==> config.mk <==
export PLATFORM = sky130hd
export DESIGN_NAME = top_coldstorage
export DESIGN_NICKNAME = top_coldstorage
export VERILOG_FILES = /design/flow/design.v
export SDC_FILE = /design/flow/constraint.sdc
export NUM_CORES = 4
export LEC_CHECK = 0
export ABC_AREA = 1
export CAP_MARGIN = 20
export CORE_ASPECT_RATIO = 0.73
export CORE_MARGIN = 5
export CORE_UTILIZATION = 48
export CTS_CLUSTER_DIAMETER = 216
export GPL_ROUTABILITY_DRIVEN = 0
export GPL_TIMING_DRIVEN = 0
export PLACE_DENSITY_LB_ADDON = 0.26
export SETUP_SLACK_MARGIN = 0.64
export SLEW_MARGIN = 0
==> constraint.sdc <==
create_clock -name core_clock -period 8.75 [get_ports {clk}]
set_input_delay 1.7500 -clock core_clock [delete_from_list [all_inputs] [get_ports {clk}]]
set_output_delay 1.7500 -clock core_clock [all_outputs]
set_load 0.01 [all_outputs]
==> design.v <==
module dht11_reader (
  input rst_n,           
  input wire en,         
  input wire clk,        
  output reg [7:0] humidity,
  output reg [7:0] temperature,
  output wire data_ready
);
  reg [31:0] counter;    
  assign data_ready = 1'b0;
  always @(posedge clk or negedge rst_n) begin
    if (!rst_n) begin
      humidity <= 8'h28;
      temperature <= 8'h21;
      counter <= 0;
    end else if (en) begin
      counter <= counter + 1;
      if (counter >= 3_000_000) begin  
        counter <= 0;
        if (temperature < 35) begin
          temperature <= temperature + 1;
        end else begin
          temperature <= 30;
        end
        if (humidity < 45) begin
          humidity <= humidity + 1;
        end else begin
          humidity <= 40;
        end
      end
    end
  end
endmodule
module uart_tx(
  input  wire clk,               
  input  wire rst_n,             
  input  wire tx_start,          
  input  wire [7:0] tx_data,     
  output reg tx,                 
  output reg tx_done,            
  output reg tx_busy             
);
  parameter CLK_FREQ = 1_000_000;  
  parameter BAUD_RATE = 9600;
  localparam BIT_PERIOD = CLK_FREQ / BAUD_RATE;  
  reg [3:0] bit_index;      
  reg [15:0] clk_count;     
  reg [9:0] tx_shift_reg;   
  always @(posedge clk or negedge rst_n) begin
    if (!rst_n) begin
      tx <= 1;           
      tx_busy <= 0;
      bit_index <= 0;
      clk_count <= 0;
      tx_done <= 0;
    end else begin
      if (tx_start && !tx_busy) begin
        tx_shift_reg <= {1'b1, tx_data, 1'b0};  
        tx_busy <= 1'b1;
        bit_index <= 0;
        clk_count <= 0;
        tx_done <= 0;
      end
      if (tx_busy) begin
        if (clk_count < BIT_PERIOD - 1) begin
          clk_count <= clk_count + 1;
        end else begin
          clk_count <= 0;
          tx <= tx_shift_reg[bit_index];  
          bit_index <= bit_index + 1;
          if (bit_index == 9) begin
            tx_busy <= 1'b0;  
            tx_done <= 1;
          end
        end
      end
    end
  end
endmodule
module uart_rx (
  input wire clk,              
  input wire rst_n,            
  input wire rx,               
  output reg [7:0] data_out,   
  output reg rx_busy,          
  output reg done              
);
  parameter CLK_FREQ = 1_000_000;                  
  parameter BAUD_RATE = 9600;
  localparam BIT_PERIOD = CLK_FREQ / BAUD_RATE;    
  reg [9:0] rx_shift_reg;    
  reg [3:0] bit_index;       
  reg [15:0] clk_count;      
  always @(posedge clk or negedge rst_n) begin
    if (!rst_n) begin
      rx_busy <= 0;
      clk_count <= 0;
      bit_index <= 0;
      done <= 1'b0;  
    end else begin
      if (!rx_busy && !rx) begin
        rx_busy <= 1'b1;
        done <= 1'b0;
        clk_count <= BIT_PERIOD / 2;  
        bit_index <= 0;
      end
      if (rx_busy) begin
        if (clk_count < BIT_PERIOD - 1) begin
          clk_count <= clk_count + 1;
        end else begin
          clk_count <= 0;
          rx_shift_reg[bit_index] <= rx;  
          bit_index <= bit_index + 1;
          if (bit_index == 9) begin
            if (rx == 1'b1) begin  
              rx_busy <= 1'b0;
              done <= 1'b1;  
              data_out <= rx_shift_reg[8:1];  
            end else begin
              rx_busy <= 1'b0;  
              done <= 1'b0;
            end
          end
        end
      end else begin
        if (done) begin
          done <= 1'b0;  
        end
      end
    end
  end
endmodule
module uart_string(
  input wire clk_1Mhz,
  input wire rst_n,
  input wire [7: 0] temperature, 
  input wire [7: 0] humidity, 
  input wire rx,
  output wire tx,
  input wire en_tx,
  output reg tx_msg_done,
  input wire fan_state,
  input wire hum_state,
  output reg [7:0] chr_cmd,
  output reg [7:0] chr_val0,
  output reg [7:0] chr_val1,
  output reg       rx_msg_done   
);
  localparam SEND_INTERVAL = 1_000_000;  
  localparam IDLE = 2'b00, LOAD = 2'b01, TRANSMIT = 2'b10, DONE = 2'b11;
  wire tx_done, rx_done;
  reg [3:0] tx_index;   
  reg [7:0] tx_data;
  reg send_start;
  reg [31:0] timer_count;  
  wire tx_busy;
  reg [7:0] tx_msg [0:8];  
  reg [1:0] TX_STATE;
  always @(posedge clk_1Mhz or negedge rst_n) begin
    if (!rst_n) begin
      tx_msg[0] <= 8'h53;  
      tx_msg[1] <= 8'h3A;  
      tx_msg[2] <= 8'h30;  
      tx_msg[3] <= 8'h30;  
      tx_msg[4] <= 8'h30;  
      tx_msg[5] <= 8'h30;  
      tx_msg[6] <= 8'h30;  
      tx_msg[7] <= 8'h30;  
      tx_msg[8] <= 8'h2F;  
      tx_msg_done <= 1'b0;
      tx_index <= 0;
      send_start <= 1'b0;
      timer_count <= 0;
      TX_STATE <= IDLE;
    end else if (en_tx) begin
      case (TX_STATE)
        IDLE: begin
          tx_msg_done <= 1'b0;  
          if (!tx_busy) begin
            if (timer_count == SEND_INTERVAL) begin
              timer_count <= 0;
              TX_STATE <= LOAD;
            end else begin
              timer_count <= timer_count + 1;
            end
          end
        end
        LOAD: begin
          if (tx_index == 0) begin
            tx_msg[2] <= temperature / 10 + 8'h30;
            tx_msg[3] <= temperature % 10 + 8'h30;
            tx_msg[4] <= humidity / 10 + 8'h30;
            tx_msg[5] <= humidity % 10 + 8'h30;
            tx_msg[6] <= fan_state ? 8'h31 : 8'h30;  
            tx_msg[7] <= hum_state ? 8'h31 : 8'h30;  
          end
          tx_data <= tx_msg[tx_index];  
          send_start <= 1'b1;           
          TX_STATE <= TRANSMIT;
        end
        TRANSMIT: begin
          if (tx_done) begin
            send_start <= 1'b0;         
            if (tx_index < 8) begin
              tx_index <= tx_index + 1;
              TX_STATE <= LOAD;        
            end else begin
              tx_index <= 0;
              TX_STATE <= DONE;        
            end
          end
        end
        DONE: begin
          tx_msg_done <= 1'b1;          
          TX_STATE <= IDLE;            
        end
      endcase
    end
  end
  wire [7:0] rx_data;
  wire rx_busy;
  reg [5:0] RX_STATE;
  always @(posedge clk_1Mhz or negedge rst_n) begin
    if (!rst_n) begin
      RX_STATE <= 0;       
      rx_msg_done <= 1'b0;    
    end else if (!rx_busy && rx_done) begin
      case (RX_STATE)
        0: begin
          if (rx_data == 8'h41 || rx_data == 8'h42 || rx_data == 8'h43
              || rx_data == 8'h44 || rx_data == 8'h4C) begin
            RX_STATE <= 1;
            chr_cmd <= rx_data;
            rx_msg_done <= 1'b0;
          end else begin
            RX_STATE <= 0;  
          end
        end
        1: begin
          if ((rx_data >= 8'h30 && rx_data <= 8'h39) || rx_data == 8'h2D) begin  
            RX_STATE <= 2;
            chr_val0 <= rx_data;
          end
        end
        2: begin
          if (rx_data == 8'h3A) begin  
            RX_STATE <= 3;
          end
        end
        3: begin
          if (rx_data >= 8'h30 && rx_data <= 8'h39) begin  
            RX_STATE <= 4;
            chr_val1 <= rx_data;
          end
        end
        4: begin
          if (rx_data == 8'h0A || rx_data == 8'h2A || rx_data == 8'h2F) begin
            rx_msg_done <= 1'b1;
            RX_STATE <= 0;
          end
        end
      endcase
    end
    else if (rx_busy && !rx_done) begin
      rx_msg_done <= 1'b0;
    end
  end
  uart_tx uart_tx_inst(
    .clk(clk_1Mhz),
    .rst_n(rst_n),
    .tx_start(send_start),
    .tx_data(tx_data),
    .tx(tx),
    .tx_busy(tx_busy),
    .tx_done(tx_done)
  );
  uart_rx uart_rx_inst (
    .clk(clk_1Mhz),
    .rst_n(rst_n),
    .rx(rx),
    .data_out(rx_data),
    .rx_busy(rx_busy),
    .done(rx_done)
  );
endmodule
module i2c_writeframe(
    input       clk_1MHz,                
    input       rst_n,                   
    input       en_write,                
    input       start_frame,             
    input       stop_frame,              
    input [7:0] data,                    
    input       sda_in,                  
    output      sda_oe,                  
    output reg  scl,                     
    output      done,                    
    output reg  sda_en                   
);
    localparam  DELAY       = 10;        
    reg [20:0]  cnt;                     
    reg         cnt_clr;                 
    localparam  WaitEn      = 0,         
                PreStart    = 1,         
                Start       = 2,         
                AfterStart  = 3,         
                PreWrite    = 4,         
                WriteLow    = 5,         
                WriteHigh   = 6,         
                WriteDone   = 7,         
                WaitAck     = 8,         
                Ack1        = 9,         
                Ack2        = 10,        
                AckDone     = 11,        
                PreStop     = 12,        
                Stop        = 13,        
                Done        = 14;        
    reg [3:0]   state, next_state;
    reg [3:0]   bit_cnt;                 
    wire [2:0]  bit_idx = bit_cnt - 1'b1;    
    reg         sda_out;                 
    assign sda_oe = sda_en & ~sda_out;
    always @(posedge clk_1MHz, negedge rst_n) begin
        if (!rst_n)
            cnt <= 21'd0;
        else if (cnt_clr)
            cnt <= 21'd0;
        else
            cnt <= cnt + 1'b1;
    end
    always @(posedge clk_1MHz, negedge rst_n) begin
        if (!rst_n)
            state <= WaitEn;
        else
            state <= next_state;
    end
    always @(*) begin
        if (!rst_n)
            next_state = WaitEn;             
        else begin
            case (state)
                WaitEn:     next_state = en_write ? (start_frame ? PreStart : PreWrite) : WaitEn;
                PreStart:   next_state = (cnt == DELAY) ? Start : PreStart;
                Start:      next_state = (cnt == DELAY) ? AfterStart : Start;
                AfterStart: next_state = (cnt == DELAY) ? WriteLow : AfterStart;
                PreWrite:   next_state = (cnt == DELAY) ? WriteLow : PreWrite;
                WriteLow:   next_state = (cnt == DELAY) ? WriteHigh : WriteLow;
                WriteHigh:  next_state = (cnt == DELAY && bit_cnt == 4'd8) ? WriteDone : ((cnt == DELAY) ? WriteLow : WriteHigh);
                WriteDone:  next_state = (cnt == DELAY) ? WaitAck : WriteDone;
                WaitAck:    next_state = (sda_in == 1'b0) ? Ack1 : WaitAck;
                Ack1:       next_state = (cnt == DELAY) ? Ack2 : Ack1;
                Ack2:       next_state = (cnt == DELAY) ? AckDone : Ack2;
                AckDone:    next_state = (cnt == DELAY) ? (stop_frame ? PreStop : Done) : AckDone;
                PreStop:    next_state = (cnt == DELAY) ? Stop : PreStop;
                Stop:       next_state = (cnt == DELAY) ? Done : Stop;
                Done:       next_state = WaitEn;
                default:    next_state = WaitEn;
            endcase
        end
    end   
    always @(posedge clk_1MHz, negedge rst_n) begin
        if (!rst_n) begin                    
            sda_en  <= 1'b1;
            sda_out <= 1'b1;
            scl     <= 1'b1;
            cnt_clr <= 1'b1;
        end else begin
            case (state)
                WaitEn: begin
                    sda_en  <= 1'b1;         
                    cnt_clr <= 1'b1;         
                end
                PreStart: begin
                    sda_out <= 1'b1;                                 
                    scl     <= 1'b1;        
                    cnt_clr <= (cnt == DELAY-1) ? 1'b1 : 1'b0;       
                end
                Start: begin
                    sda_out <= 1'b0;                                 
                    cnt_clr <= (cnt == DELAY-1) ? 1'b1 : 1'b0;       
                end
                AfterStart: begin
                    scl     <= 1'b0;                                 
                    cnt_clr <= (cnt == DELAY-1) ? 1'b1 : 1'b0;       
                end
                PreWrite: begin
                    cnt_clr <= (cnt == DELAY-1) ? 1'b1 : 1'b0;       
                end
                WriteLow: begin
                    scl     <= 1'b0;                                 
                    sda_out <= data[3'd7-bit_idx];                   
                    cnt_clr <= (cnt == DELAY-1) ? 1'b1 : 1'b0;       
                end
                WriteHigh: begin
                    scl     <= 1'b1;                                 
                    cnt_clr <= (cnt == DELAY-1) ? 1'b1 : 1'b0;       
                end
                WriteDone: begin
                    scl     <= 1'b0;                                 
                    sda_en  <= 1'b0;                                 
                    cnt_clr <= (cnt == DELAY-1) ? 1'b1 : 1'b0;       
                end
                WaitAck: begin
                    cnt_clr <= 1'b1;                                 
                end
                Ack1: begin
                    scl     <= 1'b1;                                 
                    cnt_clr <= (cnt == DELAY-1) ? 1'b1 : 1'b0;       
                end
                Ack2: begin
                    scl     <= 1'b0;                                 
                    cnt_clr <= (cnt == DELAY-1) ? 1'b1 : 1'b0;       
                end
                AckDone: begin      
                    cnt_clr <= (cnt == DELAY-1) ? 1'b1 : 1'b0;       
                end
                PreStop: begin
                    scl     <= 1'b1;                                 
                    cnt_clr <= (cnt == DELAY-1) ? 1'b1 : 1'b0;       
                end   
                Stop: begin
                    sda_en  <= 1'b1;                                 
                    sda_out <= 1'b1;                                 
                    cnt_clr <= (cnt == DELAY-1) ? 1'b1 : 1'b0;       
                end
                Done: begin
                    cnt_clr <= 1'b1;                                 
                end
            endcase
        end
    end
    always @(posedge clk_1MHz, negedge rst_n) begin
        if (!rst_n)
            bit_cnt <= 4'd0;
        else begin
            case (state)
                WriteLow:   bit_cnt <= (cnt == 1'b0) ? bit_cnt + 1'b1 : bit_cnt;     
                WaitEn:     bit_cnt <= 4'd0;
                Done:       bit_cnt <= 4'd0;
                default:    bit_cnt <= bit_cnt;
            endcase
        end
    end
    assign done = (state == Done);
endmodule
module lcd_write_cmd_data(
    input       clk_1MHz,                    
    input       rst_n,                       
    input [7:0] data,                        
    input       cmd_data,                    
    input       ena,                         
    input [6:0] i2c_addr,                    
    input       sda_in,                      
    output      sda_oe,                      
    output      scl,                         
    output      done,                        
    output      sda_en
);
    localparam  DELAY               = 50;    
    reg [20:0]  cnt;                         
    reg         cnt_clr;                     
    localparam  WaitEn              = 0,     
                Write_Addr          = 1,     
                Wait_AddrDone       = 2,     
                Write_HighNibble1   = 3,     
                Wait_High1Done      = 4,     
                Delay_CMD1          = 5,     
                Write_HighNibble2   = 6,     
                Wait_High2Done      = 7,     
                Write_LowNibble1    = 8,     
                Wait_Low1Done       = 9,     
                Delay_CMD2          = 10,    
                Write_LowNibble2    = 11,    
                Wait_Low2Done       = 12,    
                Done                = 13;    
    reg [3:0]   state, next_state;
    reg         en_write;                    
    wire        en_i2cwrite = en_write;
    wire        i2c_done;                    
    reg [7:0]   i2c_data;                    
    reg         start_frame;                 
    reg         stop_frame;                  
    always @(posedge clk_1MHz, negedge rst_n) begin
        if (!rst_n)
            cnt <= 21'd0;
        else if (cnt_clr)
            cnt <= 21'd0;
        else
            cnt <= cnt + 1'b1;
    end
    always @(posedge clk_1MHz, negedge rst_n) begin
        if (!rst_n)
            state <= WaitEn;
        else
            state <= next_state;
    end
    always @(*) begin
        if (!rst_n)
            next_state = WaitEn;                 
        else begin
            case (state)
                WaitEn:             next_state = ena ? Write_Addr : WaitEn;
                Write_Addr:         next_state = Wait_AddrDone;
                Wait_AddrDone:      next_state = i2c_done ? Write_HighNibble1 : Wait_AddrDone;
                Write_HighNibble1:  next_state = Wait_High1Done;
                Wait_High1Done:     next_state = i2c_done ? Delay_CMD1 : Wait_High1Done;
                Delay_CMD1:         next_state = (cnt == DELAY) ? Write_HighNibble2 : Delay_CMD1;
                Write_HighNibble2:  next_state = Wait_High2Done;
                Wait_High2Done:     next_state = i2c_done ? Write_LowNibble1 : Wait_High2Done;
                Write_LowNibble1:   next_state = Wait_Low1Done;
                Wait_Low1Done:      next_state = i2c_done ? Delay_CMD2 : Wait_Low1Done;
                Delay_CMD2:         next_state = (cnt == DELAY) ? Write_LowNibble2 : Delay_CMD2;
                Write_LowNibble2:   next_state = Wait_Low2Done;
                Wait_Low2Done:      next_state = i2c_done ? Done : Wait_Low2Done;
                Done:               next_state = WaitEn;
                default:            next_state = WaitEn;
            endcase
        end
    end
    always @(posedge clk_1MHz, negedge rst_n) begin
        if (!rst_n) begin                    
            i2c_data <= 8'd0;
            en_write <= 1'b0;
            cnt_clr  <= 1'b1;
        end else begin
            case (state)
                WaitEn: begin
                    i2c_data    <= 8'd0;
                    en_write    <= 1'b0;
                    cnt_clr     <= 1'b1;
                end
                Write_Addr: begin
                    start_frame <= 1'b1;                 
                    stop_frame  <= 1'b0;
                    i2c_data    <= {i2c_addr, 1'b0};     
                    en_write    <= 1'b1;                 
                end
                Wait_AddrDone: begin
                    en_write    <= 1'b0;                 
                end
                Write_HighNibble1: begin
                    start_frame <= 1'b0;
                    stop_frame  <= 1'b0;
                    i2c_data    <= (data & 8'hF0) | 8'h0C | cmd_data;
                    en_write    <= 1'b1;                 
                end
                Wait_High1Done: begin
                    en_write    <= 1'b0;                 
                end
                Delay_CMD1: begin
                    cnt_clr     <= 1'b0;                 
                end
                Write_HighNibble2: begin
                    start_frame <= 1'b0;
                    stop_frame  <= 1'b0;
                    i2c_data    <= ((data & 8'hF0) | 8'h0C | cmd_data) & 8'hFB;
                    en_write    <= 1'b1;                 
                    cnt_clr     <= 1'b1;                 
                end
                Wait_High2Done: begin
                    en_write    <= 1'b0;                 
                end
                Write_LowNibble1: begin              
                    start_frame <= 1'b0;
                    stop_frame  <= 1'b0;
                    i2c_data    <= ((data & 8'h0F) << 4) | 8'h0C | cmd_data;
                    en_write    <= 1'b1;                
                end
                Wait_Low1Done: begin
                    en_write    <= 1'b0;                 
                end
                Delay_CMD2: begin
                    cnt_clr     <= 1'b0;                 
                end
                Write_LowNibble2: begin
                    start_frame <= 1'b0;
                    stop_frame  <= 1'b1;                 
                    i2c_data    <= (((data & 8'h0F) << 4) | 8'h0C | cmd_data) & 8'hFB;
                    en_write    <= 1'b1;                 
                    cnt_clr     <= 1'b1;                 
                end
                Wait_Low2Done: begin
                    en_write    <= 1'b0;                 
                end
            endcase
        end
    end
    assign done = (state == Done);
    i2c_writeframe i2c_writframe_inst(
        .clk_1MHz   (clk_1MHz),
        .rst_n      (rst_n),
        .en_write   (en_i2cwrite),
        .start_frame(start_frame),
        .stop_frame (stop_frame),
        .data       (i2c_data),
        .sda_in     (sda_in),
        .sda_oe     (sda_oe),
        .scl        (scl),
        .done       (i2c_done),
        .sda_en     (sda_en)
    );
endmodule
module lcd_display(
    input           clk_1MHz,                
    input           rst_n,                   
    input           ena,                     
    input           done_write,              
    input  [127:0]  row1,                    
    input  [127:0]  row2,                    
    output reg[7:0] data,                    
    output          cmd_data,                
    output reg      ena_write,               
    output          busy                     
);
    localparam  DELAY           = 50;        
    localparam  WaitEn          = 0,
                Write           = 1,
                WaitWrite       = 2,
                WaitDelay       = 3,
                Done            = 4;
    reg [2:0]   state, next_state;          
    reg [20:0]  cnt;                         
    reg         cnt_clr;                     
    wire [7:0]  cmd_data_array [0:39];
    assign cmd_data_array[0]    = 8'h02;     
    assign cmd_data_array[1]    = 8'h28;     
    assign cmd_data_array[2]    = 8'h0C;     
    assign cmd_data_array[3]    = 8'h06;     
    assign cmd_data_array[4]    = 8'h01;     
    assign cmd_data_array[5]    = 8'h80;     
    assign cmd_data_array[22]   = 8'hC0;     
    assign cmd_data_array[39]   = 8'h00;     
    generate
        genvar i;
        for (i = 1; i < 17; i=i+1) begin: for_name
            assign cmd_data_array[22-i] = row1[(i*8)-1:i*8-8];       
            assign cmd_data_array[39-i] = row2[(i*8)-1:i*8-8];       
        end
    endgenerate
    reg [5:0]   ptr;                         
    assign cmd_data = (ptr <= 6'd6 || ptr == 6'd23) ? 1'b0 : 1'b1;   
    assign busy = ~(state == WaitEn);
    always @(posedge clk_1MHz, negedge rst_n) begin
        if (!rst_n)
            cnt <= 21'd0;
        else if (cnt_clr)
            cnt <= 21'd0;
        else 
            cnt <= cnt + 1'b1;
    end
    always @(posedge clk_1MHz, negedge rst_n) begin
        if (!rst_n)
            state <= WaitEn;
        else
            state <= next_state;
    end
    always @(*) begin
        if (!rst_n)
            next_state = WaitEn;
        else begin
            case (state)
                WaitEn:     next_state = ena ? Write : WaitEn;
                Write:      next_state = WaitWrite;
                WaitWrite:  next_state = done_write ? WaitDelay : WaitWrite;
                WaitDelay:  next_state = (ptr == 6'd39) ? Done : ((cnt == DELAY) ? Write : WaitDelay);
                Done:       next_state = WaitEn;
                default:    next_state = WaitEn;
            endcase
        end
    end
    always @(posedge clk_1MHz, negedge rst_n) begin
        if (!rst_n) begin
            cnt_clr    <= 1'b1;
            ena_write  <= 1'b0;            
        end else begin
            case (state)
                WaitEn: begin
                    cnt_clr    <= 1'b1;                  
                    ena_write  <= 1'b0;                  
                end
                Write: begin
                    cnt_clr    <= 1'b1;                  
                    data       <= cmd_data_array[ptr];   
                    ena_write  <= 1'b1;                  
                end
                WaitWrite: begin
                    ena_write  <= 1'b0;                  
                end
                WaitDelay: begin
                    cnt_clr    <= 1'b0;
                end
            endcase
        end
    end
    always @(posedge clk_1MHz, negedge rst_n) begin
        if (!rst_n)
            ptr <= 6'd0;
        else if (state == WaitEn)
            ptr <= 6'd0;
        else if (state == Write)
            ptr <= ptr + 1'b1;
        else
            ptr <= ptr;
    end
endmodule
module lcd_16x2(
  input           clk_1MHz,
  input           rst_n,
  input           lcd_ena,
  input [127:0]   row1,
  input [127:0]   row2,
  output          busy,
  output          scl,
  input           sda_in,
  output          sda_oe,
  output          lcd_done
);
  localparam      i2c_addr = 7'h27;
  wire [7:0]      data;
  wire            cmd_data;
  wire            ena_write;
  lcd_display lcd_display_inst(
    .clk_1MHz           (clk_1MHz),
    .rst_n              (rst_n),
    .ena                (lcd_ena),
    .done_write         (lcd_done),
    .row1               (row1),
    .row2               (row2),
    .data               (data),
    .cmd_data           (cmd_data),
    .ena_write          (ena_write),
    .busy               (busy)
  );
  lcd_write_cmd_data lcd_write_cmd_data_inst(
    .clk_1MHz           (clk_1MHz),
    .rst_n              (rst_n),
    .data               (data),
    .cmd_data           (cmd_data),
    .ena                (ena_write),
    .i2c_addr           (i2c_addr),
    .sda_in             (sda_in),
    .sda_oe             (sda_oe),
    .scl                (scl),
    .done               (lcd_done)
  );
endmodule
module logic_controller(
  input   wire            clk,        
  input   wire            rst_n,
  input   wire  [7: 0]    temperature,
  input   wire  [7: 0]    humidity,
  output  reg             dht_en,
  input   wire            dht_data_ready,
  input   wire  [7:0]     chr_cmd,
  input   wire  [7:0]     chr_val0,
  input   wire  [7:0]     chr_val1,
  input   wire            rx_msg_done,
  input   wire            tx_msg_done,
  output  reg             en_tx,
  output  reg             lcd_en,    
  input   wire            lcd_done,  
  output  reg   [127:0]   lcd_row1,  
  output  reg   [127:0]   lcd_row2,  
  output  reg             led_fan,       
  output  reg             led_hum       
);
  localparam INTERVAL = 500_000;  
  integer interval_counter;
  reg [6:0] max_temp, min_temp, min_hum, max_hum;  
  reg [7:0] temp_tens, temp_units, humi_tens, humi_units;
  reg tick;  
  reg rx_msg_done_reg;
  always @(posedge clk or negedge rst_n) begin
    if (!rst_n) begin
      tick <= 1'b0;
      rx_msg_done_reg <= 1'b0;
      interval_counter <= 0;
      en_tx <= 1'b0;
      temp_tens <= 8'h00;
      temp_units <= 8'h00;
      humi_tens <= 8'h00;
      humi_units <= 8'h00;
      max_temp <= 34;  
      min_temp <= 1;  
      min_hum <= 42;  
      max_hum <= 63;  
      dht_en <= 1'b0;
      lcd_row1 <= "  Cold Storage  ";
      lcd_row2 <= "     Welcome    ";
      lcd_en <= 1'b1;
      led_fan <= 1'b0;
      led_hum <= 1'b0;
    end else begin
      if (lcd_done && lcd_en) begin
        lcd_en <= 1'b0;
      end
      if (interval_counter == INTERVAL) begin
        interval_counter <= 0;
        tick <= ~tick;
        if (tick) begin
          if (!dht_en) begin
            dht_en <= 1'b1;
          end
          en_tx <= 1'b1;
          update_leds();
          update_lcd();
        end else begin
          dht_en <= 1'b0;
        end
      end else begin
        interval_counter <= interval_counter + 1;
      end
      if (rx_msg_done && !rx_msg_done_reg) begin
        rx_msg_done_reg <= 1'b1;
        update_settings();
        if (chr_cmd != 8'h4C) begin  
          update_leds();
        end
      end else if (!rx_msg_done) begin
        rx_msg_done_reg <= 1'b0;
      end
      if (dht_en && dht_data_ready) begin
        dht_en <= 1'b0;
      end
      if (en_tx && tx_msg_done) begin
        en_tx <= 1'b0;
      end
    end
  end
  task update_settings;
    begin
      if (chr_cmd == 8'h4C) begin  
        led_fan <= (chr_val0 == 8'h31);  
        led_hum <= (chr_val1 == 8'h31);  
      end else if (chr_cmd == 8'h41) begin  
        if (chr_val0 == 8'h2D) begin  
          max_temp <= -1 * ((chr_val1 - 8'h30) * 10);
        end else begin
          max_temp <= ((chr_val0 - 8'h30) * 10) + (chr_val1 - 8'h30);
        end
      end else if (chr_cmd == 8'h42) begin  
        if (chr_val0 == 8'h2D) begin  
          min_temp <= -1 * ((chr_val1 - 8'h30) * 10);
        end else begin
          min_temp <= ((chr_val0 - 8'h30) * 10) + (chr_val1 - 8'h30);
        end
      end else if (chr_cmd == 8'h43) begin  
        if (chr_val0 == 8'h2D) begin  
          max_hum <= -1 * ((chr_val1 - 8'h30) * 10);
        end else begin
          max_hum <= ((chr_val0 - 8'h30) * 10) + (chr_val1 - 8'h30);
        end
      end else if (chr_cmd == 8'h44) begin  
        if (chr_val0 == 8'h2D) begin  
          min_hum <= -1 * ((chr_val1 - 8'h30) * 10);
        end else begin
          min_hum <= ((chr_val0 - 8'h30) * 10) + (chr_val1 - 8'h30);
        end
      end
      uart_rx_to_lcd();
    end
  endtask
  task update_leds;
    begin
      if (temperature > max_temp) begin
        led_fan <= 1'b1;  
      end else if (temperature < min_temp) begin
        led_fan <= 1'b0;  
      end else begin
        led_fan <= 1'b0;  
      end
      if (humidity < max_hum) begin
        led_hum <= 1'b1;  
      end else if (humidity > min_hum) begin
        led_hum <= 1'b0;  
      end else begin
        led_hum <= 1'b0;  
      end
    end
  endtask
  task update_lcd;
    begin
      temp_tens <= (temperature / 10) + 8'h30;   
      temp_units <= (temperature % 10) + 8'h30;  
      humi_tens <= (humidity / 10) + 8'h30;    
      humi_units <= (humidity % 10) + 8'h30;   
      if (temperature < 10) begin
        lcd_row1 <= { "Temp: 0", temp_units, " C      " };  
      end else begin
        lcd_row1 <= { "Temp: ", temp_tens, temp_units, " C      " };  
      end
      if (humidity < 10) begin
        lcd_row2 <= { "Humi: 0", humi_units, "%       " };   
      end else begin
        lcd_row2 <= { "Humi: ", humi_tens, humi_units, "%       " };   
      end
      lcd_en <= 1'b1;
    end
  endtask
  task uart_rx_to_lcd;
    begin
      lcd_row1 <= {"RX: ", chr_cmd, chr_val0, chr_val1, "         "};
      lcd_row2 <= {"Tem:", temp_tens, temp_units, "C Hum:", humi_tens, humi_units, "% "};
      interval_counter <= 0;  
      lcd_en <= 1'b1;
    end
  endtask
endmodule
module top_coldstorage(
  input         clk,           
  input         rst_n,         
  output        led_fan,       
  output        led_hum,       
  input         sda_lcd_in,
  output        sda_lcd_oe,
  output        scl_lcd,
  input         rx,
  output        tx
);
  wire clk_1MHz = clk;
  wire [127:0] lcd_row1, lcd_row2;
  wire lcd_en, lcd_done;
  wire [7:0] temperature, humidity;
  wire dht_en, dht_data_ready;
  wire [7:0] chr_cmd, chr_val0, chr_val1;
  wire rx_msg_done, en_tx, tx_msg_done;
  logic_controller logic_controller_inst(
    .clk(clk_1MHz),
    .rst_n(rst_n),
    .temperature(temperature),
    .humidity(humidity),
    .dht_en(dht_en),
    .dht_data_ready(dht_data_ready),
    .chr_cmd(chr_cmd),
    .chr_val0(chr_val0),
    .chr_val1(chr_val1),
    .en_tx(en_tx),
    .rx_msg_done(rx_msg_done),
    .tx_msg_done(tx_msg_done),
    .lcd_en(lcd_en),
    .lcd_done(lcd_done),
    .lcd_row1(lcd_row1),
    .lcd_row2(lcd_row2),
    .led_fan(led_fan),
    .led_hum(led_hum)
  );
  dht11_reader dht11_reader_inst(
    .clk(clk_1MHz),
    .rst_n(rst_n),
    .en(dht_en),
    .temperature(temperature),
    .humidity(humidity),
    .data_ready(dht_data_ready)
  );
  uart_string uart_string_inst(
    .clk_1Mhz(clk_1MHz),
    .rst_n(rst_n),
    .temperature(temperature),
    .humidity(humidity),
    .en_tx(en_tx),
    .tx_msg_done(tx_msg_done),
    .tx(tx),
    .rx(rx),
    .fan_state(led_fan),
    .hum_state(led_hum),
    .chr_cmd(chr_cmd),
    .chr_val0(chr_val0),
    .chr_val1(chr_val1),
    .rx_msg_done(rx_msg_done)
  );
  lcd_16x2 lcd_16x2_inst(
    .clk_1MHz(clk_1MHz),
    .rst_n(rst_n),
    .lcd_ena(lcd_en),
    .row1(lcd_row1),
    .row2(lcd_row2),
    .lcd_done(lcd_done),
    .sda_in(sda_lcd_in),
    .sda_oe(sda_lcd_oe),
    .scl(scl_lcd)
  );  
endmodule
==> run.sh <==
#!/bin/bash
# the make line also repeats each setting of config.mk as NAME=value (left out here)
make -C /OpenROAD-flow-scripts/flow DESIGN_CONFIG=/design/flow/config.mk WORK_HOME=/design/flow/orfs CLKGATE_MAP_FILE= finish
==> results of run 1 <==
[final cells by class]
class	instances	area [µm²]
Buffer	53	209
Clock buffer	73	1550
Clock inverter	26	175
Fill cell	5076	26000
Inverter	573	2150
Multi-Input combinational cell	2064	11100
Sequential cell	524	13500
Tap cell	760	951
Timing Repair Buffer	13	200
[through the flow]
stage | power (mW) | setup WS, ns | instances | hold WS [ns] | cell area (µm²)
after floorplan | 3.26 | 4.65 | 3214 | 0.365 | 27000
final | 5.76 | 4.08 | 4086 | 0.396 | 29900
after CTS | 5.80 | 4.02 | 4086 | 0.400 | 29900
after detailed placement | 3.56 | 3.39 | 3987 | 0.375 | 28100
after global routing | 6.02 | 3.77 | 4086 | 0.426 | 29900
after global placement | 3.53 | -13.87 | 3982 | 0.381 | 28000
[routing by layer]
layer / vias up / global-route usage, % / part of all wire, %
met3: 100 / 4.54 / 7.3
li1: 10800 / - / -
met4: 0 / 4.12 / 1.5
met2: 679 / 31.4 / 43
met5: - / 0 / 0
met1: 10600 / 31.8 / 48
==> flow_metrics.env, run 1 <==
# flow metrics
export IMPL_slew_headroom_pct=31.3
export IMPL_dr_pass1_iters=6
export IMPL_critical_path_startpoint="rst_n"
export IMPL_post_cts_buffers=0
export IMPL_syn_area_um2=27000
export IMPL_tool_warnings=60
export IMPL_fin_skew_ns=0.0235
export IMPL_hold_buffers=0
export IMPL_switching_share_pct=28.0
export IMPL_cts_made_buffers=53
export IMPL_ios=9
export IMPL_edf_count=66
export IMPL_cp_top_family="buffers and inverters"
export IMPL_async_flop_share_pct=87.4
export IMPL_fp_util_pct=48.4
export IMPL_synth_top_cell_area_share_pct=36.7
export IMPL_powerDensity_nw_per_um2=193
export IMPL_r2r_slack_ns=4.27
export IMPL_finalCritPeriodShare_pct=53.3
export IMPL_rsz0062_at_grt="false"
export IMPL_cts_sinks=524
export IMPL_power_frac_seq_pct=48.5
export IMPL_ys_area_um2=27000
export IMPL_rows=74
export IMPL_insertion_delay_ns=0.60
export IMPL_reg2reg_to="logic_controller_inst.max_hum[6]"
export IMPL_endpoint="uart_string_inst.uart_rx_inst.data_out[1]"
export IMPL_via_per_inst=5.44
export IMPL_hp_start="lcd_16x2_inst.lcd_display_inst.state[4]"
export IMPL_total_leakage_power_nw=13.3
export IMPL_start_kind="input pin"
export IMPL_top_power_group="registers"
export IMPL_synth_top_cell_by_count="inv_1"
export IMPL_whs_path_depth=1
export IMPL_finalNetCount=3375
export IMPL_path_class="in2reg"
export IMPL_hold_class="reg2reg"
export IMPL_synth_warning_count=9
export IMPL_fp_dieW_um=288
export IMPL_critPathArrivalTime_ns=4.88
export IMPL_dieHeight_um=213
export IMPL_wl_per_cell_um=15.6
export IMPL_internal_power_mw=4.15
export IMPL_synth_nets=3307
export IMPL_initialDrtViolationCount=2165
export IMPL_overflow=0
export IMPL_p_switching_mw=1.61
export IMPL_antennaDiodeCount=0
export IMPL_drtAntennaViolNets=0
export IMPL_place_hpwl_um=47600
export IMPL_hold_end="lcd_16x2_inst.lcd_display_inst.cnt_clr"
export IMPL_cap_violations=0
export IMPL_crit_chain="buf_8 > buf_16 > clkbuf_1 > inv_1 > clkbuf_1 > nor3_1"
export IMPL_synth_cells=3214
export IMPL_p_comb_share_pct=12.9
export IMPL_synth_cell_types=66
export IMPL_area_leaders="dfrtp_1 (37%), inv_1 (7.8%), edfxtp_1 (7.3%), nand2_1 (7.2%), dfstp_2 (6.0%)"
export IMPL_ys_cells=3214
export IMPL_crit_buf_inv=5
export IMPL_simple_gate_area_share_pct=22.6
export IMPL_grt_max_degree=108
export IMPL_ys_sh_aoi_pct=12.0
export IMPL_setup_tns_ns=0
export IMPL_pg_comb_mw=0.740
export IMPL_fmax_mhz=214
export IMPL_route_detailed_drc=0
export IMPL_clk_pin_slew_ns=0.06
export IMPL_cp_max_fo=107
export IMPL_cpMostUsedCell="clkbuf_1"
export IMPL_wl_um=63800
export IMPL_cp_data_required_time_ns=8.97
export IMPL_yosys_area_share_xor_xnor_pct=2.23
export IMPL_worst_pin_slew_ns=1.00
export IMPL_ys_flops=524
export IMPL_hold_viol=0
export IMPL_synthTopCellsByCount="inv_1 (561), nand2_1 (518), dfrtp_1 (396)"
export IMPL_grt_pass1_vias=21000
export IMPL_cpMaxStageDelayCell="nor3_1"
export IMPL_r2r_start="uart_string_inst.chr_val1[3]"
export IMPL_post_route_util_pct=53.5
export IMPL_largest_area_cell="dfrtp_1"
export IMPL_mux_share_pct=0.121
export IMPL_ys_seq_share_pct=50.1
export IMPL_syn_to_final_growth_pct=10.6
export IMPL_crit_path_end_kind="flop"
export IMPL_h_tree_depth=2
export IMPL_status="timing/DRC/antenna clean"
export IMPL_coreArea_um2=55800
export IMPL_powerClk_mw=2.22
export IMPL_antenna_found_initial=0
export IMPL_cts_resized=0
export IMPL_reg2regPathDepth=16
export IMPL_gr_usage_all_layers_pct=21.0
export IMPL_peakVddDrop_mv=0.172
export IMPL_cp_slowest_stage_delay_ns=0.97
export IMPL_top_logic_kind="simple AND/OR/NAND/NOR gates"
export IMPL_vias=22200
export IMPL_adder_share_pct=4.26
export IMPL_cts_buffer_depth=3
export IMPL_io_buffers=8
export IMPL_die_area_um2=61100
export IMPL_cp_depth=6
export IMPL_synth_top_flop_cell="dfrtp_1"
export IMPL_avgSynthCellArea_um2=8.40
export IMPL_grt_pass1_wl_um=107000
export IMPL_powerSeq_mw=2.79
export IMPL_cts_tree="yes"
export IMPL_cts_root_buf="clkbuf_16"
export IMPL_period_needed_ns=4.67
export IMPL_slew_viol_final=0
export IMPL_setup_viol=0
export IMPL_power_frac_clock_pct=38.6
==> run 2, diff against run 1 <==
Settings changed: ABC_AREA 1 to default, CORE_ASPECT_RATIO 0.73 to default, CORE_MARGIN 5 to 2, CORE_UTILIZATION 48 to 72, CTS_CLUSTER_DIAMETER 216 to 391, GPL_ROUTABILITY_DRIVEN 0 to default, GPL_TIMING_DRIVEN 0 to default, PLACE_DENSITY_LB_ADDON 0.26 to default, SETUP_SLACK_MARGIN 0.64 to default, SLEW_MARGIN 0 to 20.
Clock period 8.75 ns to 3.18 ns, I/O delays scaled along.
==> run 2 against run 1 <==
The layout now fails its checks (negative setup slack). Highest routed layer is now met5. Via count grew 6.1%. Utilization grew 31 points. Die size shrank 36%.
==> flow_metrics.env, run 2 <==
# flow metrics
export IMPL_status="failed layout checks"
export IMPL_so_faults="negative setup slack"
export IMPL_dieHeight_um=199
export IMPL_wl_per_cell_um=20.5
export IMPL_insertion_delay_ns=0.63
export IMPL_grt_pass1_vias=23100
export IMPL_cts_root_buf="clkbuf_16"
export IMPL_edf_count=66
export IMPL_start_kind="flop"
export IMPL_powerSeq_mw=7.00
export IMPL_largest_area_cell="dfrtp_1"
export IMPL_cpMostUsedCell="ha_4"
export IMPL_synth_top_cell_by_count="nand2_1"
export IMPL_fin_skew_ns=0.0439
export IMPL_synth_cells=2909
export IMPL_critical_path_startpoint="dht11_reader_inst.temperature[6]"
export IMPL_reg2regPathDepth=18
export IMPL_mux_share_pct=1.34
export IMPL_finalNetCount=3157
export IMPL_pg_comb_mw=0.618
export IMPL_gp_congestion=0.973
export IMPL_setup_viol=31
export IMPL_r2r_start="dht11_reader_inst.temperature[6]"
export IMPL_worst_pin_slew_ns=1.09
export IMPL_total_leakage_power_nw=13.8
export IMPL_crit_path_end_kind="flop"
export IMPL_crit_chain="clkinv_4 > ha_4 > or2_4 > ha_4 > and4bb_4 > a21oi_4 > a2111oi_4 > o22ai_2 > a31o_2 > o21a_1 > or4b_4 > buf_4 > nor2_4 > nor2_4 > ha_4 > xnor2_2 > xnor2_2 > o21ai_1"
export IMPL_wl_um=74100
export IMPL_endpoint="logic_controller_inst.temp_units[6]"
export IMPL_rows=71
export IMPL_io_buffers=8
export IMPL_cp_top_family="simple AND/OR/NAND/NOR gates"
export IMPL_drtAntennaViolNets=0
export IMPL_overflow=0
export IMPL_period_needed_ns=4.22
export IMPL_ys_cells=2909
export IMPL_ys_flops=524
export IMPL_ys_seq_share_pct=49.6
export IMPL_h_tree_depth=2
export IMPL_fp_dieW_um=199
export IMPL_cp_depth=18
export IMPL_cp_max_fo=4
export IMPL_slew_viol_final=0
export IMPL_area_leaders="dfrtp_1 (36%), edfxtp_1 (7.3%), dfstp_2 (6.0%), nand2_1 (5.6%), nor2_1 (4.4%)"
export IMPL_synthTopCellsByCount="nand2_1 (404), dfrtp_1 (396), nor2_1 (322)"
export IMPL_synth_top_cell_area_share_pct=36.4
export IMPL_cts_tree="yes"
export IMPL_dr_pass1_iters=6
export IMPL_grtUsageMet1_pct=49.9
export IMPL_cp_slowest_stage_delay_ns=0.54
export IMPL_async_flop_share_pct=87.4
export IMPL_ys_area_um2=27300
export IMPL_hold_viol=0
export IMPL_top_usage_layer="met2"
export IMPL_finalCritPeriodShare_pct=133
export IMPL_simple_gate_area_share_pct=20.8
export IMPL_synth_cell_types=103
export IMPL_crit_buf_inv=2
export IMPL_cts_buffer_depth=3
export IMPL_cp_data_required_time_ns=3.64
export IMPL_p_switching_mw=3.27
export IMPL_synth_nets=3002
export IMPL_antenna_found_initial=1
export IMPL_internal_power_mw=11.0
export IMPL_cpMaxStageDelayCell="or4b_4"
export IMPL_adder_share_pct=4.37
export IMPL_gr_usage_all_layers_pct=37.4
export IMPL_grt_pass1_wl_um=118000
export IMPL_ios=9
export IMPL_switching_share_pct=23.0
export IMPL_globalRouteMet2Util_pct=61.5
export IMPL_grt_max_degree=175
export IMPL_cts_sinks=524
export IMPL_syn_to_final_growth_pct=16.6
export IMPL_avgSynthCellArea_um2=9.37
export IMPL_path_class="reg2reg"
export IMPL_hold_buffers=0
export IMPL_cts_made_buffers=53
export IMPL_tool_warnings=68
export IMPL_power_frac_clock_pct=46.4
export IMPL_powerClk_mw=6.61
export IMPL_rsz0062_at_grt="true"
export IMPL_coreArea_um2=37500
export IMPL_worst_slack_ns=-1.04
export IMPL_syn_area_um2=27300
export IMPL_top_power_group="registers"
export IMPL_slew_headroom_pct=26.5
export IMPL_clk_pin_slew_ns=0.06
export IMPL_initialDrtViolationCount=2395
export IMPL_die_area_um2=39400
export IMPL_cap_violations=0
export IMPL_fmax_mhz=237
export IMPL_power_frac_seq_pct=49.2
export IMPL_fp_util_pct=72.7
export IMPL_synth_top_flop_cell="dfrtp_1"
export IMPL_reg2reg_to="logic_controller_inst.temp_units[6]"
export IMPL_yosys_area_share_xor_xnor_pct=5.26
export IMPL_peakVddDrop_mv=0.630
export IMPL_antennaDiodeCount=0
export IMPL_route_detailed_drc=0
export IMPL_grt_use_met3_pct=6.32
export IMPL_powerDensity_nw_per_um2=448
export IMPL_hold_class="in2async"
export IMPL_power_total_mw=14.2
export IMPL_critPathArrivalTime_ns=4.68
export IMPL_place_hpwl_um=47700
export IMPL_via_per_inst=6.51
export IMPL_top_logic_kind="simple AND/OR/NAND/NOR gates"
export IMPL_synth_warning_count=9
export IMPL_post_route_util_pct=84.8
export IMPL_ys_sh_aoi_pct=14.9
export IMPL_r2r_slack_ns=-1.04
export IMPL_vias=23600
export IMPL_p_comb_share_pct=4.3
run 2: through the flow:
stage / hold slack (ns) / instance area [µm²] / setup slack, ns / setup TNS (ns) / std cells
global route: 0.198 / 31800 / -1.19 / -20.66 / 3620
floorplan: 0.340 / 27500 / -1.14 / -15.84 / 2909
detailed placement: 0.410 / 29200 / -1.09 / -18.09 / 3494
finish: 0.0956 / 31800 / -1.04 / -16.85 / 3620
CTS: 0.189 / 31400 / -0.882 / -13.90 / 3611
global placement: 0.403 / 29200 / -0.969 / -15.11 / 3494
run 2: area by class of cell:
type,count,area (µm²)
clock buffer,75,1530
inverter,114,433
timing repair buffer,241,1950
sequential,524,13500
fill,2009,5710
clock inverter,25,332
tap,511,639
multi-input combinational,2130,13400
run 2: metal layers:
metal,share of wire (%),routed length (µm)
met5,0.018,13
met4,4.1,3060
met3,7.6,5600
met2,49,36100
met1,40,29300
run 2: timing repair:
action,CTS,global route
resized,56,70
setup buffers,18,18
pin swaps,24,39
endpoints found under the setup margin,32,56
==> run 3, diff against run 2 <==
Settings changed: ABC_AREA from default to 1, CORE_UTILIZATION 72 to 65, CTS_CLUSTER_DIAMETER 391 to default, CTS_CLUSTER_SIZE from default to 99, PLACE_DENSITY from default to 0.37, TNS_END_PERCENT from default to 10.
Clock period 3.18 ns to 5.23 ns, I/O delays scaled along.
==> run 3 against run 2 <==
The run now finishes clean. First-iteration DRC count shrank 26%. Non-clock buffer count shrank 217. Sequential cell count is the same. Cell count grew 5.4%. Clock skew shrank 0.028 ns. Die size grew 9.5%. Largest cell class unchanged. Largest power group unchanged.
==> flow_metrics.env, run 3 <==
# flow metrics
export IMPL_status="timing/DRC/antenna clean"
export IMPL_ys_seq_share_pct=50.1
export IMPL_cts_buffer_depth=3
export IMPL_cts_sinks=524
export IMPL_power_frac_seq_pct=46.8
export IMPL_largest_area_cell="dfrtp_1"
export IMPL_cp_max_fo=5
export IMPL_p_comb_share_pct=11.8
export IMPL_rsz0062_at_grt="false"
export IMPL_gr_usage_all_layers_pct=29.9
export IMPL_hold_buffers=0
export IMPL_stdcell_area_um2=29600
export IMPL_cp_data_required_time_ns=5.71
export IMPL_fp_util_pct=66.0
export IMPL_reg2regPathDepth=16
export IMPL_ys_sh_aoi_pct=12.0
export IMPL_cp_slowest_stage_delay_ns=0.52
export IMPL_area_leaders="dfrtp_1 (37%), inv_1 (7.8%), edfxtp_1 (7.3%), nand2_1 (7.2%), dfstp_2 (6.0%)"
export IMPL_via_per_inst=5.76
export IMPL_post_route_util_pct=72.4
export IMPL_insertion_delay_ns=0.60
export IMPL_dr_pass1_iters=9
export IMPL_endpoint="logic_controller_inst.max_hum[6]"
export IMPL_cap_violations=0
export IMPL_ys_cells=3214
export IMPL_mux_share_pct=0.121
export IMPL_finalNetCount=3334
export IMPL_synth_cells=3214
export IMPL_crit_buf_inv=2
export IMPL_synth_top_cell_area_share_pct=36.7
export IMPL_io_buffers=8
export IMPL_post_cts_buffers=0
export IMPL_antennaDiodeCount=0
export IMPL_r2r_start="uart_string_inst.chr_val1[1]"
export IMPL_reg2reg_to="logic_controller_inst.max_hum[6]"
export IMPL_dieHeight_um=208
export IMPL_synthTopCellsByCount="inv_1 (561), nand2_1 (518), dfrtp_1 (396)"
export IMPL_grt_pass1_vias=21900
export IMPL_gp_congestion=0.957
export IMPL_ios=9
export IMPL_slew_headroom_pct=34.9
export IMPL_whs_ns=0.398
export IMPL_synth_warning_count=9
export IMPL_fmax_mhz=229
export IMPL_critical_path_startpoint="uart_string_inst.chr_val1[1]"
export IMPL_clk_pin_slew_ns=0.06
export IMPL_avgSynthCellArea_um2=8.40
export IMPL_power_frac_clock_pct=41.4
export IMPL_place_area_um2=27700
export IMPL_finalCritPeriodShare_pct=83.5
export IMPL_async_flop_share_pct=87.4
export IMPL_grt_max_degree=173
export IMPL_p_switching_mw=2.64
export IMPL_top_logic_kind="simple AND/OR/NAND/NOR gates"
export IMPL_start_kind="flop"
export IMPL_route_detailed_drc=0
export IMPL_cpMaxStageDelayCell="fa_1"
export IMPL_cp_top_family="adder cells"
export IMPL_switching_share_pct=26.5
export IMPL_synth_top_flop_cell="dfrtp_1"
export IMPL_synth_nets=3307
export IMPL_place_hpwl_um=45500
export IMPL_wl_per_cell_um=16.7
export IMPL_critPathArrivalTime_ns=4.85
export IMPL_ys_area_um2=27000
export IMPL_ys_flops=524
export IMPL_period_needed_ns=4.37
export IMPL_synth_cell_types=66
export IMPL_crit_path_end_kind="flop"
export IMPL_cpMostUsedCell="ha_1"
export IMPL_hold_viol=0
export IMPL_adder_share_pct=4.26
export IMPL_wl_um=63800
export IMPL_powerDensity_nw_per_um2=336
export IMPL_peakVddDrop_mv=0.363
export IMPL_cts_resized=0
export IMPL_cts_tree="yes"
export IMPL_fp_dieW_um=208
export IMPL_tool_warnings=60
export IMPL_powerClk_mw=4.12
export IMPL_slew_viol_final=0
export IMPL_powerSeq_mw=4.66
export IMPL_h_tree_depth=2
export IMPL_pg_comb_mw=1.18
export IMPL_cts_made_buffers=54
export IMPL_vias=22000
export IMPL_simple_gate_area_share_pct=22.6
export IMPL_antenna_found_initial=0
export IMPL_setup_viol=0
export IMPL_internal_power_mw=7.32
export IMPL_total_leakage_power_nw=13.4
export IMPL_cp_depth=16
export IMPL_cts_root_buf="clkbuf_16"
export IMPL_crit_chain="ha_1 > ha_1 > inv_1 > fa_1 > inv_1 > ha_1 > ha_1 > fa_1 > fa_1 > xnor2_1 > xor2_1 > xnor2_1 > a21oi_1 > o21ai_0 > o21ai_0 > mux2_2"
export IMPL_coreArea_um2=40900
export IMPL_syn_to_final_growth_pct=9.79
export IMPL_worst_pin_slew_ns=0.969
export IMPL_overflow=0
export IMPL_rows=74
export IMPL_die_area_um2=43200
export IMPL_edf_count=66
export IMPL_fin_skew_ns=0.0158
export IMPL_grt_pass1_wl_um=107000
export IMPL_r2r_slack_ns=0.86
export IMPL_top_power_group="registers"
export IMPL_path_class="reg2reg"
export IMPL_syn_area_um2=27000
export IMPL_setup_tns_ns=0
export IMPL_hold_class="in2async"
export IMPL_yosys_area_share_xor_xnor_pct=2.23
export IMPL_initialDrtViolationCount=1761
export IMPL_synth_top_cell_by_count="inv_1"
export IMPL_drtAntennaViolNets=0
run 3: per-stage QoR:
step                power (mW)  setup slack (ns)  instances
global route              10.4             0.558       3817
finish                    9.96             0.863       3817
CTS                       10.0             0.835       3816
global placement          5.83             0.980       3716
detailed placement        5.88             0.901       3716
floorplan                 5.45              1.13       3214
run 3: metal layers:
layer / track usage (%) / share of wire [%] / vias up
li1: - / - / 10700
met1: 41.2 / 45 / 10600
met2: 48.4 / 46 / 577
met3: 4.87 / 5.6 / 147
met4: 10.5 / 3.1 / 0
met5: 0 / 0 / -
run 3: area by class of cell:
class | instances | area (µm²)
flip-flops and latches | 524 | 13500
fillers | 3144 | 11300
multi-input cells | 2064 | 11100
inverters | 573 | 2150
clock buffers | 71 | 1540
well taps | 532 | 666
clock inverters | 29 | 385
repair buffers | 24 | 241
==> run 4, diff against run 3 <==
Settings changed: ABC_AREA 1 to default, CAP_MARGIN 20 to 15, CELL_PAD_IN_SITES_DETAIL_PLACEMENT from default to 0, CELL_PAD_IN_SITES_GLOBAL_PLACEMENT from default to 3, CORE_ASPECT_RATIO from default to 1.46, CORE_UTILIZATION 65 to 36, CTS_CLUSTER_SIZE 99 to default, GPL_TIMING_DRIVEN from default to 0, HOLD_SLACK_MARGIN from default to 0.14, MIN_ROUTING_LAYER from default to met1, PLACE_DENSITY 0.37 to 0.51, SETUP_SLACK_MARGIN from default to 0.44, TNS_END_PERCENT 10 to 35.
Clock period 5.23 ns to 3.32 ns, I/O delays scaled along.
==> run 4 against run 3 <==
The layout now fails its checks (negative setup slack). Via count up 0.50%. Largest power group is now the clock network. Hold slack improved by 0.014 ns. Critical endpoint is now uart_string_inst.tx_msg[5][6]. Global-route usage shrank 8.4 points. Critical path depth grew 6. Sequential cell count unchanged. Critical path type unchanged. Die size up 81%. Synthesized cell count decreased by 9.5%. Non-clock buffer count up 221. Cell area increased by 9.6%.
==> flow_metrics.env, run 4 <==
# flow metrics
export IMPL_status="failed layout checks"
export IMPL_so_faults="negative setup slack"
export IMPL_h_tree_depth=2
export IMPL_ys_sh_aoi_pct=14.9
export IMPL_whs_ns=0.412
export IMPL_insertion_delay_ns=0.64
export IMPL_power_frac_clock_pct=48.9
export IMPL_gp_congestion=0.894
export IMPL_endpoint="uart_string_inst.tx_msg[5][6]"
export IMPL_adder_share_pct=4.37
export IMPL_rsz0062_at_grt="true"
export IMPL_synth_cells=2909
export IMPL_cts_tree="yes"
export IMPL_top_power_group="the clock network"
export IMPL_power_frac_seq_pct=46.7
export IMPL_powerClk_mw=6.99
export IMPL_whs_path_depth=0
export IMPL_cts_made_buffers=56
export IMPL_ios=9
export IMPL_simple_gate_area_share_pct=20.8
export IMPL_final_cells=4103
export IMPL_synth_cell_types=103
export IMPL_cp_depth=22
export IMPL_cpMaxStageDelayCell="dfstp_2"
export IMPL_internal_power_mw=11.0
export IMPL_mux_share_pct=1.34
export IMPL_period_needed_ns=4.58
export IMPL_hp_start="uart_string_inst.tx_data[5]"
export IMPL_synth_top_flop_cell="dfrtp_1"
export IMPL_start_kind="flop"
export IMPL_cp_max_fo=6
export IMPL_synth_top_cell_area_share_pct=36.4
export IMPL_drtAntennaViolNets=0
export IMPL_syn_to_final_growth_pct=19.2
export IMPL_synth_nets=3002
export IMPL_vias=22100
export IMPL_route_met3_wl_um=2400
export IMPL_crit_chain="buf_8 > nor2_4 > inv_4 > ha_4 > nor4bb_4 > a21oi_1 > or3_4 > and4_4 > buf_12 > maj3_2 > mux2i_1 > xor2_1 > o311a_1 > inv_1 > a22oi_1 > a31oi_1 > ha_2 > xnor2_2 > xnor2_1 > xnor2_1 > xnor2_2 > mux2_4"
export IMPL_antennaDiodeCount=0
export IMPL_hold_class="reg2reg"
export IMPL_gr_usage_all_layers_pct=21.5
export IMPL_cp_slowest_stage_delay_ns=0.54
export IMPL_cts_root_buf="clkbuf_16"
export IMPL_critPathArrivalTime_ns=5.10
export IMPL_worst_slack_ns=-1.26
export IMPL_pg_comb_mw=0.633
export IMPL_cp_top_family="XOR/XNOR gates"
export IMPL_clk_pin_slew_ns=0.06
export IMPL_critical_path_startpoint="dht11_reader_inst.humidity[5]"
export IMPL_place_hpwl_um=60300
export IMPL_synth_top_cell_by_count="nand2_1"
export IMPL_topRoutingLayerUsed="met4"
export IMPL_ys_area_um2=27300
export IMPL_edf_count=66
export IMPL_setup_viol=71
export IMPL_fin_skew_ns=0.0147
export IMPL_grt_max_degree=91
export IMPL_post_route_util_pct=43.4
export IMPL_place_area_um2=28900
export IMPL_dr_pass1_iters=7
export IMPL_wl_per_cell_um=20.3
export IMPL_fp_util_pct=36.4
export IMPL_ys_seq_share_pct=49.6
export IMPL_async_flop_share_pct=87.4
export IMPL_finalNetCount=3164
export IMPL_crit_path_end_kind="flop"
export IMPL_powerDensity_nw_per_um2=440
export IMPL_area_leaders="dfrtp_1 (36%), edfxtp_1 (7.3%), dfstp_2 (6.0%), nand2_1 (5.6%), nor2_1 (4.4%)"
export IMPL_yosys_area_share_xor_xnor_pct=5.26
export IMPL_peakVddDrop_mv=0.392
export IMPL_rows=121
export IMPL_fp_dieW_um=232
export IMPL_dieHeight_um=336
export IMPL_slew_viol_final=0
export IMPL_hold_end="uart_string_inst.uart_tx_inst.tx_shift_reg[6]"
export IMPL_p_comb_share_pct=4.4
export IMPL_tool_warnings=61
export IMPL_reg2reg_to="uart_string_inst.tx_msg[5][6]"
export IMPL_largest_area_cell="dfrtp_1"
export IMPL_grt_pass1_vias=22700
export IMPL_initialDrtViolationCount=1261
export IMPL_antenna_found_initial=1
export IMPL_grt_pass1_wl_um=132000
export IMPL_worst_pin_slew_ns=0.891
export IMPL_stdcell_area_um2=32500
export IMPL_overflow=0
export IMPL_total_leakage_power_nw=13.6
export IMPL_wl_met2_um=43900
export IMPL_cap_violations=0
export IMPL_wl_um=83200
export IMPL_fmax_mhz=218
export IMPL_r2r_start="dht11_reader_inst.humidity[5]"
export IMPL_finalCritPeriodShare_pct=138
export IMPL_slew_headroom_pct=40.6
export IMPL_dp_cells=3908
export IMPL_via_per_inst=5.39
export IMPL_p_switching_mw=3.34
export IMPL_route_detailed_drc=0
export IMPL_coreArea_um2=74800
export IMPL_r2r_slack_ns=-1.26
export IMPL_synth_warning_count=9
export IMPL_crit_buf_inv=4
export IMPL_die_area_um2=78000
export IMPL_io_buffers=8
export IMPL_avgSynthCellArea_um2=9.37
export IMPL_powerSeq_mw=6.67
export IMPL_hold_viol=0
export IMPL_syn_area_um2=27300
export IMPL_synthTopCellsByCount="nand2_1 (404), dfrtp_1 (396), nor2_1 (322)"
export IMPL_cts_sinks=524
export IMPL_ys_flops=524
export IMPL_ys_cells=2909
export IMPL_path_class="reg2reg"
export IMPL_met1Wirelength_um=33900
export IMPL_top_logic_kind="simple AND/OR/NAND/NOR gates"
export IMPL_cp_data_required_time_ns=3.84
export IMPL_switching_share_pct=23.4
export IMPL_reg2regPathDepth=22
export IMPL_cts_buffer_depth=3
-- run 4: final cells by class --
| type | instances | area (µm²) |
|---|---|---|
| clock buffers | 73 | 1580 |
| fillers | 7381 | 42300 |
| repair buffers | 104 | 1010 |
| inverters | 114 | 443 |
| plain buffers | 141 | 691 |
| well taps | 984 | 1230 |
| flip-flops and latches | 524 | 13500 |
| multi-input cells | 2130 | 13500 |
| clock inverters | 33 | 490 |
-- run 4: per-layer routing --
| metal | vias to the layer above | GRT usage (%) |
|---|---|---|
| li1 | 10600 | - |
| met1 | 11000 | 25.5 |
| met2 | 394 | 40.1 |
| met3 | 148 | 2.27 |
| met4 | 0 | 7.56 |
| met5 | - | 0 |
-- run 4: stage by stage --
stage	TNS (ns)	setup slack [ns]	power [mW]
after floorplan	-13.30	-1.00	7.15
after global placement	-	-21.32	7.40
after detailed placement	-113.99	-2.29	7.43
after CTS	-31.27	-1.24	14.5
after global routing	-35.62	-1.48	14.9
final	-22.60	-1.26	14.3
-- run 4: what timing repair did --
action                                 4_1_cts  5_1_grt
hold buffers                                 2        1
setup endpoints to repair                  242      213
pin swaps                                   58       43
endpoints found under the hold margin       30       77
gates resized                              125       86
setup buffers                               57       30
==> run 5, diff against run 4 <==
Settings changed: CAP_MARGIN 15 to 20, CELL_PAD_IN_SITES_DETAIL_PLACEMENT 0 to 2, CELL_PAD_IN_SITES_GLOBAL_PLACEMENT 3 to default, CORE_ASPECT_RATIO 1.46 to 1.58, CORE_UTILIZATION 36 to 21, CTS_CLUSTER_SIZE from default to 50, GPL_ROUTABILITY_DRIVEN from default to 0, HOLD_SLACK_MARGIN 0.14 to 0.22, MAX_ROUTING_LAYER from default to met5, MIN_ROUTING_LAYER met1 to default, PLACE_DENSITY 0.51 to 0.41, SETUP_SLACK_MARGIN 0.44 to default, SLEW_MARGIN 20 to 30, TNS_END_PERCENT 35 to default.
Clock period 3.32 ns to 5.55 ns, I/O delays scaled along.
==> run 5 against run 4 <==
Wire length is 9.5% higher. Sequential power is about 40% lower. Critical path type unchanged. Synthesized area stayed put. Via count is 1.5% higher. Register-to-register slack better by 1.6 ns. Non-clock buffer count is 84 lower. Highest routed layer unchanged. Utilization is 19 points lower. Critical endpoint is now logic_controller_inst.humi_units[6]. Fmax is 12% lower. Global-route usage is 7.8 points lower. Clock power is 42% lower. Now clean on timing, DRC and antenna. Largest cell class is now registers. Synthesized cell count stayed put. Sequential share of layout area is 0.89 points higher.
==> flow_metrics.env, run 5 <==
# flow metrics
export IMPL_io_buffers=8
export IMPL_adder_share_pct=4.37
export IMPL_mux_share_pct=1.34
export IMPL_critical_path_startpoint="dht11_reader_inst.humidity[5]"
export IMPL_reg2reg_to="logic_controller_inst.humi_units[6]"
export IMPL_fp_util_pct=21.1
export IMPL_crit_chain="nor2_4 > inv_1 > ha_2 > nand2b_2 > o21ai_1 > a211oi_1 > a211o_1 > a211oi_4 > buf_6 > mux2i_1 > xor2_1 > o311a_1 > inv_1 > a22oi_1 > a31oi_1 > ha_1 > xnor2_1 > xnor2_1 > xnor2_1 > xnor2_2 > mux2_2"
export IMPL_powerSeq_mw=3.99
export IMPL_place_hpwl_um=67900
export IMPL_edf_count=66
export IMPL_switching_share_pct=24.0
export IMPL_simple_gate_area_share_pct=20.8
export IMPL_ys_area_um2=27300
export IMPL_yosys_area_share_xor_xnor_pct=5.26
export IMPL_powerClk_mw=4.08
export IMPL_cts_made_buffers=57
export IMPL_worst_pin_slew_ns=0.902
export IMPL_critPathArrivalTime_ns=5.76
export IMPL_synth_cell_types=103
export IMPL_wl_um=91100
export IMPL_cap_violations=0
export IMPL_finalNetCount=3081
export IMPL_ios=9
export IMPL_synth_warning_count=9
export IMPL_crit_path_end_kind="flop"
export IMPL_insertion_delay_ns=0.68
export IMPL_crit_buf_inv=3
export IMPL_synthTopCellsByCount="nand2_1 (404), dfrtp_1 (396), nor2_1 (322)"
export IMPL_gr_usage_all_layers_pct=13.7
export IMPL_preCtsSetupSlack_ns=-1.08
export IMPL_pg_comb_mw=0.397
export IMPL_tool_warnings=58
export IMPL_initialDrtViolationCount=784
export IMPL_reg2regPathDepth=21
export IMPL_cp_depth=21
export IMPL_fp_dieW_um=291
export IMPL_rows=166
export IMPL_die_area_um2=133000
export IMPL_slew_viol_final=0
export IMPL_area_leaders="dfrtp_1 (36%), edfxtp_1 (7.3%), dfstp_2 (6.0%), nand2_1 (5.6%), nor2_1 (4.4%)"
export IMPL_grt_pass1_wl_um=146000
export IMPL_dr_pass1_iters=5
export IMPL_cts_sinks=524
export IMPL_cp_top_family="AND-OR/OR-AND gates"
export IMPL_total_leakage_power_nw=12.9
export IMPL_peakVddDrop_mv=0.216
export IMPL_coreArea_um2=129000
export IMPL_h_tree_depth=2
export IMPL_clk_pin_slew_ns=0.06
export IMPL_drtAntennaViolNets=0
export IMPL_top_logic_kind="simple AND/OR/NAND/NOR gates"
export IMPL_antenna_found_initial=1
export IMPL_power_frac_seq_pct=47.1
export IMPL_syn_area_um2=27300
export IMPL_cp_data_required_time_ns=6.10
export IMPL_endpoint="logic_controller_inst.humi_units[6]"
export IMPL_top_power_group="the clock network"
export IMPL_p_comb_share_pct=4.7
export IMPL_grt_pass1_vias=25300
export IMPL_internal_power_mw=6.44
export IMPL_fmax_mhz=192
export IMPL_overflow=0
export IMPL_fin_skew_ns=0.0307
export IMPL_synth_top_flop_cell="dfrtp_1"
export IMPL_via_per_inst=4.76
export IMPL_r2r_start="dht11_reader_inst.humidity[5]"
export IMPL_powerDensity_nw_per_um2=266
export IMPL_cts_tree="yes"
export IMPL_cp_slowest_stage_delay_ns=0.69
export IMPL_power_frac_clock_pct=48.2
export IMPL_async_flop_share_pct=87.4
export IMPL_hold_buffers=0
export IMPL_worst_slack_ns=0.338
export IMPL_grt_max_degree=80
export IMPL_post_route_util_pct=24.6
export IMPL_cpMostUsedCell="xnor2_1"
export IMPL_setup_viol=0
export IMPL_fillers=14500
export IMPL_syn_to_final_growth_pct=16.7
export IMPL_p_switching_mw=2.04
export IMPL_start_kind="flop"
export IMPL_hold_class="in2async"
export IMPL_ys_flops=524
export IMPL_period_needed_ns=5.21
export IMPL_cpMaxStageDelayCell="dfstp_2"
export IMPL_status="timing/DRC/antenna clean"
export IMPL_synth_nets=3002
export IMPL_ys_seq_share_pct=49.6
export IMPL_dieHeight_um=457
export IMPL_vias=22400
export IMPL_slew_headroom_pct=39.4
export IMPL_largest_area_cell="dfrtp_1"
export IMPL_cts_root_buf="clkbuf_16"
export IMPL_finalCritPeriodShare_pct=93.9
export IMPL_ys_sh_aoi_pct=14.9
export IMPL_cp_max_fo=12
export IMPL_ys_cells=2909
export IMPL_r2r_slack_ns=0.34
export IMPL_route_detailed_drc=0
export IMPL_cts_buffer_depth=3
export IMPL_synth_top_cell_area_share_pct=36.4
export IMPL_wl_per_cell_um=19.3
export IMPL_synth_cells=2909
export IMPL_avgSynthCellArea_um2=9.37
export IMPL_path_class="reg2reg"
export IMPL_synth_top_cell_by_count="nand2_1"
export IMPL_hold_viol=0
[run 5: final cells by class]
class	count	area, µm²	area share (%)
clock inverters	24	313	0.983
well taps	1680	2100	6.61
multi-input cells	2130	12900	40.4
diodes	1	2.50	0.00787
inverters	114	428	1.35
repair buffers	22	323	1.01
clock buffers	83	1670	5.24
plain buffers	139	588	1.85
flip-flops and latches	524	13500	42.5
[run 5: timing repair]
action	in CTS	in global routing
endpoints found under the setup margin	8	6
cloned	0	0
endpoints found under the hold margin	0	0
pin swaps	1	1
resized	16	8
setup buffers	2	2
[run 5: routing by layer]
layer	GRT usage [%]	vias up	share of wire, %
met5	0	-	0
met2	27.2	276	56
met4	7.06	0	5.1
met3	1.55	166	2.4
met1	13.9	11600	37
li1	-	10400	-
[run 5: metrics by stage]
step	hold WS [ns]	setup TNS, ns	std cells	area, µm²	total power [mW]
floorplan	0.400	0	2909	27300	4.27
global placement	0.402	-9940.85	4597	29400	4.44
detailed placement	0.406	-3.42	4607	29700	4.47
CTS	0.271	0	4715	31800	8.66
global route	0.285	-0.0307	4717	31800	8.81
finish	0.296	0	4717	31800	8.47
Power figures rest on the tool's default switching activity, not on a simulated workload.
